## v59
// BreakoutControl
module BreakoutControl(clk_50, strt, rst, L, R, tick, color, pix_x, pix_y, ball_x, ball_y, pad_x, bricks, win, lose);
input clk_50;
input strt, rst, L, R;
input tick;
output [2:0] color;
output [8:0] pix_x;
output [7:0] pix_y;
output [9:0] ball_x;
output [9:0] ball_y;
output [9:0] pad_x;
output [15:0] bricks;
output win, lose;
parameter 
Start = 4'd0,
Play = 4'd1,
Win = 4'd2,
Lose = 4'd3,
block1x = 10'd1,
block1y = 10'd50,
block2x = 10'd41,
block2y = 10'd50,
block3x = 10'd81,
block3y = 10'd50,
block4x = 10'd121,
block4y = 10'd50,
block5x = 10'd161,
block5y = 10'd50,
block6x = 10'd201,
block6y = 10'd50,
block7x = 10'd241,
block7y = 10'd50,
block8x = 10'd281,
block8y = 10'd50,
block9x = 10'd1,
block9y = 10'd19,
block10x = 10'd41,
block10y = 10'd19,
block11x = 10'd81,
block11y = 10'd19,
block12x = 10'd121,
block12y = 10'd19,
block13x = 10'd161,
block13y = 10'd19,
block14x = 10'd201,
block14y = 10'd19,
block15x = 10'd241,
block15y = 10'd19,
block16x = 10'd281,
block16y = 10'd19;
wire [2:0] color;
reg [3:0] S,NS;
reg W, done, start_state, ph25; 
reg [9:0] x, y;
wire [9:0] ballx, bally, padx, pady;
wire [2:0] PadAng;
wire padcol, topbotcol, LRcol, topbotcol2, LRcol2, topbotcol3, LRcol3, topbotcol4, LRcol4, topbotcol5, LRcol5, topbotcol6, LRcol6, topbotcol7, LRcol7, topbotcol8, LRcol8, topbotcol9, LRcol9, topbotcol10, LRcol10, topbotcol11, LRcol11, topbotcol12, LRcol12, topbotcol13, LRcol13, topbotcol14, LRcol14, topbotcol15, LRcol15, topbotcol16, LRcol16, ceilingcol, walcol, Lo;
wire Hit1, Hit2, Hit3, Hit4, Hit5, Hit6, Hit7, Hit8, Hit9, Hit10, Hit11, Hit12, Hit13, Hit14, Hit15, Hit16;
wire clk60;
assign clk60 = tick;
Paddlemove pad(rst, clk_50, clk60, L, R, strt, ballx, bally, padx, pady, padcol, PadAng);
Block blk1(clk_50, clk60, rst, strt, ballx, bally, block1x, block1y, Hit1, topbotcol, LRcol);
Block blk2(clk_50, clk60, rst, strt, ballx, bally, block2x, block2y, Hit2, topbotcol2, LRcol2);
  ...
Size: ~2600 cells after synthesis, ~240 flip-flops, roughly 74 I/O pins, roughly 18000 sq um of cells after synthesis.
make LEC_CHECK=0 ABC_AREA=1 CAP_MARGIN=30 CORE_MARGIN=2 CORE_UTILIZATION=40 SLEW_MARGIN=25 TNS_END_PERCENT=5 finish   # period 6.76 ns
run.sh (not shown) runs the stock make flow with config.mk's settings and CLKGATE_MAP_FILE=.
v59 completed end to end with timing, DRC and antenna clean.
> inputs changed (v59 -> v52)
- swapping 25 for 20 in SLEW_MARGIN
- swapping 5 for 100 in TNS_END_PERCENT
- putting GPL_TIMING_DRIVEN at 0 where nothing was set
- swapping 2 for 7 in CORE_MARGIN
- putting MIN_ROUTING_LAYER at met2 where nothing was set
[summary]
v52: done, clean on timing, DRC and antenna
v52 ends up with a power that is 0.31 mW higher than in v59.
In the tables for v59 and v52, global placement routability congestion reads lower with v52.
Comparing v59 and v52, the higher final cell count is on v52.
A highest routing layer actually used of met5 is what v52 shows, while met4 belongs to v59.
On first-iteration DRC count, v52 does worse than v59.
Relative to v59, the critical path depth of v52 is higher by 13.
Met2 routing resource usage after global routing, v59 and v52: smaller value in v59
Compared with v59, v52 has less setup slack.
After detailed routing, v59 needs less wire than v52.
v52 vs. v59: total net switching power shows an increase of 10%, relative contribution of the clock network to total power shows a reduction of 1.4 points, cell area after layout shows an increase of about 2.6%.
The following lists how v13 was set up differently from v52:
- SLEW_MARGIN: 20 -> 15
- TNS_END_PERCENT: 100 -> 5
- MIN_ROUTING_LAYER: met2 -> unset
- ABC_AREA: 1 -> 0
- GPL_TIMING_DRIVEN: 0 -> unset
- CORE_MARGIN: 7 -> 2
- the clock period (ns, I/O delays scaled along): 6.76 -> 10.0
Results
- v13 completed every stage of the flow, and the final layout passed the timing, DRC and antenna checks.
- Between v52 and v13, the non-clock buffer count is higher for v52.
- Compared with v52, v13 shows via count lower by 9645.
- Worst-margin pin slew (higher): v13
- Between v52 and v13, the pin count of the biggest net entering global routing is higher for v13.
- The main logic family after synthesis comes out simple AND/OR/NAND/NOR gates in one run and AND-OR/OR-AND gates in the other, namely in v52 and v13 respectively.
- Final wirelength in v13 is about 20% below v52.


Starting RTL as in the previous note.
export LEC_CHECK = 0
export CAP_MARGIN = 5
export CORE_MARGIN = 2
export CORE_UTILIZATION = 52
export CTS_CLUSTER_DIAMETER = 61
export CTS_CLUSTER_SIZE = 41
export GPL_ROUTABILITY_DRIVEN = 1
export MAX_ROUTING_LAYER = met5
export PLACE_DENSITY_LB_ADDON = 0.04
export SLEW_MARGIN = 20
create_clock -name core_clock -period 2.94 [get_ports {clk_50}]
The first run produced a layout that fails on setup timing.
Rerun with:
==> flow/config.mk (replaced) <==
export PLATFORM = sky130hd
export DESIGN_NAME = BreakoutControl
export DESIGN_NICKNAME = BreakoutControl
export VERILOG_FILES = /design/flow/design.v
export SDC_FILE = /design/flow/constraint.sdc
export NUM_CORES = 4
export LEC_CHECK = 0
export CAP_MARGIN = 20
export CORE_MARGIN = 2
export CORE_UTILIZATION = 59
export CTS_CLUSTER_SIZE = 41
export SETUP_SLACK_MARGIN = -0.65
export SLEW_MARGIN = 20
==> flow/constraint.sdc (replaced) <==
create_clock -name core_clock -period 6.76 [get_ports {clk_50}]
set_input_delay 1.3520 -clock core_clock [delete_from_list [all_inputs] [get_ports {clk_50}]]
set_output_delay 1.3520 -clock core_clock [all_outputs]
set_load 0.01 [all_outputs]
This time the run ran to the end with no violations.
Cell area is lower by about 12%.
Wire length is lower by about 8%.
Synthesized cell count stays the same.
Die area is lower by 12%.
Sequential power is lower by 49%.
Rerun with:
--- a/flow/config.mk
+++ b/flow/config.mk
@@ -6,8 +6,8 @@
 export NUM_CORES = 4
 export LEC_CHECK = 0
+export ABC_AREA = 1
 export CAP_MARGIN = 20
 export CORE_MARGIN = 2
-export CORE_UTILIZATION = 59
-export CTS_CLUSTER_SIZE = 41
-export SETUP_SLACK_MARGIN = -0.65
+export CORE_UTILIZATION = 40
 export SLEW_MARGIN = 20
+export TNS_END_PERCENT = 30
==> flow/constraint.sdc (replaced) <==
create_clock -name core_clock -period 4.69 [get_ports {clk_50}]
set_input_delay 0.9380 -clock core_clock [delete_from_list [all_inputs] [get_ports {clk_50}]]
set_output_delay 0.9380 -clock core_clock [all_outputs]
set_load 0.01 [all_outputs]
Clock power came out higher by 45%.
Design area came out higher by 7.2%.
Combinational power came out higher by 48%.
Routed wire length came out higher by 14%.
Global-route usage came out lower by 8.5 points.
Fmax came out higher by 24%.
Flip-flop count is unchanged.
Setup slack loses 1.2 ns.
Non-clock buffer count stays the same.
Rerun with:
--- a/flow/config.mk
+++ b/flow/config.mk
@@ -9,5 +9,7 @@
 export CAP_MARGIN = 20
 export CORE_MARGIN = 2
-export CORE_UTILIZATION = 40
+export CORE_UTILIZATION = 72
+export CTS_CLUSTER_DIAMETER = 62
+export CTS_CLUSTER_SIZE = 14
+export PLACE_DENSITY_LB_ADDON = 0.26
 export SLEW_MARGIN = 20
-export TNS_END_PERCENT = 30
==> flow/constraint.sdc (replaced) <==
create_clock -name core_clock -period 2.64 [get_ports {clk_50}]
set_input_delay 0.5280 -clock core_clock [delete_from_list [all_inputs] [get_ports {clk_50}]]
set_output_delay 0.5280 -clock core_clock [all_outputs]
set_load 0.01 [all_outputs]
Now the flow finished with setup timing left.
Routed wire length rises by 17%.
Sequential power rises by about 60%.
Final area rises by about 10%.
Register-to-register slack loses 2.5 ns.
Count of clock-buffer cells in the layout falls by 3.
Global-route usage rises by 24 points.
Non-clock buffer count rises by 222.
Worst setup slack loses 2.5 ns.
Via count rises by 21%.
Die area falls by about 44%.
Total power rises by 110%.


Starting RTL as in the previous note.
Settings: LEC_CHECK=0, ABC_AREA=1, CAP_MARGIN=20, CORE_MARGIN=2, CORE_UTILIZATION=72, CTS_CLUSTER_DIAMETER=91, CTS_CLUSTER_SIZE=25, PLACE_DENSITY_LB_ADDON=0.26, SETUP_SLACK_MARGIN=0.83, SLEW_MARGIN=20, TNS_END_PERCENT=5; clock period 3.14 ns.
The baseline completed, yet does not pass: negative setup slack.
Change:
ABC_AREA = unset   (was 1)
CORE_UTILIZATION = 59   (was 72)
CTS_CLUSTER_DIAMETER = unset   (was 91)
CTS_CLUSTER_SIZE = unset   (was 25)
PLACE_DENSITY_LB_ADDON = unset   (was 0.26)
SETUP_SLACK_MARGIN = unset   (was 0.83)
TNS_END_PERCENT = unset   (was 5)
clock period = 5.02 ns   (was 3.14 ns; I/O delays follow)
Effect:
- This time the run finished clean
- final area drops by a little under a tenth
- routed wire length drops by roughly a tenth
- die area climbs by about a fifth
Change:
ABC_AREA = 1   (was unset)
CORE_UTILIZATION = 40   (was 59)
SLEW_MARGIN = 15   (was 20)
clock period = 10.0 ns   (was 5.02 ns; I/O delays follow)
Clock power fell by about 50%.
Critical path depth fell by 14.
Final cell count rose by 31%.
Routed wire length rose by 12%.
Combinational power fell by 52%.
Core utilization fell by 21 points.
Change:
ABC_AREA = unset   (was 1)
CORE_UTILIZATION = 68   (was 40)
SLEW_MARGIN = 20   (was 15)
clock period = 6.76 ns   (was 10.0 ns; I/O delays follow)
Synthesized area goes down by a few percent.
Clock power goes up by a quarter to a third.
Non-clock buffer count does not change.
Final area goes down by a little under a tenth.
Cell count goes down by a quarter to a third.
Combinational power grows by well over a third.
Utilization is higher by 30 points.
Via count decreases by a little under a tenth.
Flip-flop count is unchanged.
Global-route usage went up by 14 points.


Starting RTL as in the previous note.
Settings: LEC_CHECK=0, ABC_AREA=0, CAP_MARGIN=25, CORE_ASPECT_RATIO=0.5, CORE_MARGIN=4, CORE_UTILIZATION=32, CTS_CLUSTER_DIAMETER=50, CTS_CLUSTER_SIZE=45, GPL_ROUTABILITY_DRIVEN=0, GPL_TIMING_DRIVEN=0, SETUP_SLACK_MARGIN=1.56, SLEW_MARGIN=20, TNS_END_PERCENT=45; clock period 7.34 ns.
Rerun with:
Settings changed: ABC_AREA 0 to default, CAP_MARGIN 25 to 20, CORE_ASPECT_RATIO 0.5 to default, CORE_MARGIN 4 to 2, CORE_UTILIZATION 32 to 40, CTS_CLUSTER_DIAMETER 50 to default, CTS_CLUSTER_SIZE 45 to default, GPL_ROUTABILITY_DRIVEN 0 to default, GPL_TIMING_DRIVEN 0 to default, SETUP_SLACK_MARGIN 1.56 to default, TNS_END_PERCENT 45 to default.
Clock period 7.34 ns to 4.75 ns, I/O delays scaled along.
Outcome: Clock power increases by well over a third; worst setup slack degrades by 1600 ps; via count decreases by a few percent; core utilization increases by 7.6 points; final cell count decreases by a little under a tenth; area after synthesis is unchanged; worst hold slack hardly moves; synthesized cell count stays the same; cell area decreases by a few percent; wire length decreases by a little under a tenth; first-iteration DRC count decreases by a quarter to a third.
Rerun with:
Settings changed: CORE_UTILIZATION 40 to 64.
Clock period 4.75 ns to 4.99 ns, I/O delays scaled along.
What happened:
- cell count decreases by 9.8%
- cell area decreases by 2.1%
- non-clock buffer count decreases by 10
- power decreases by 5.2%
- sequential share of layout area increases by 0.64 points
- global-route usage increases by 12 points
No activity file was given, so power comes from the tool's default toggle rates.
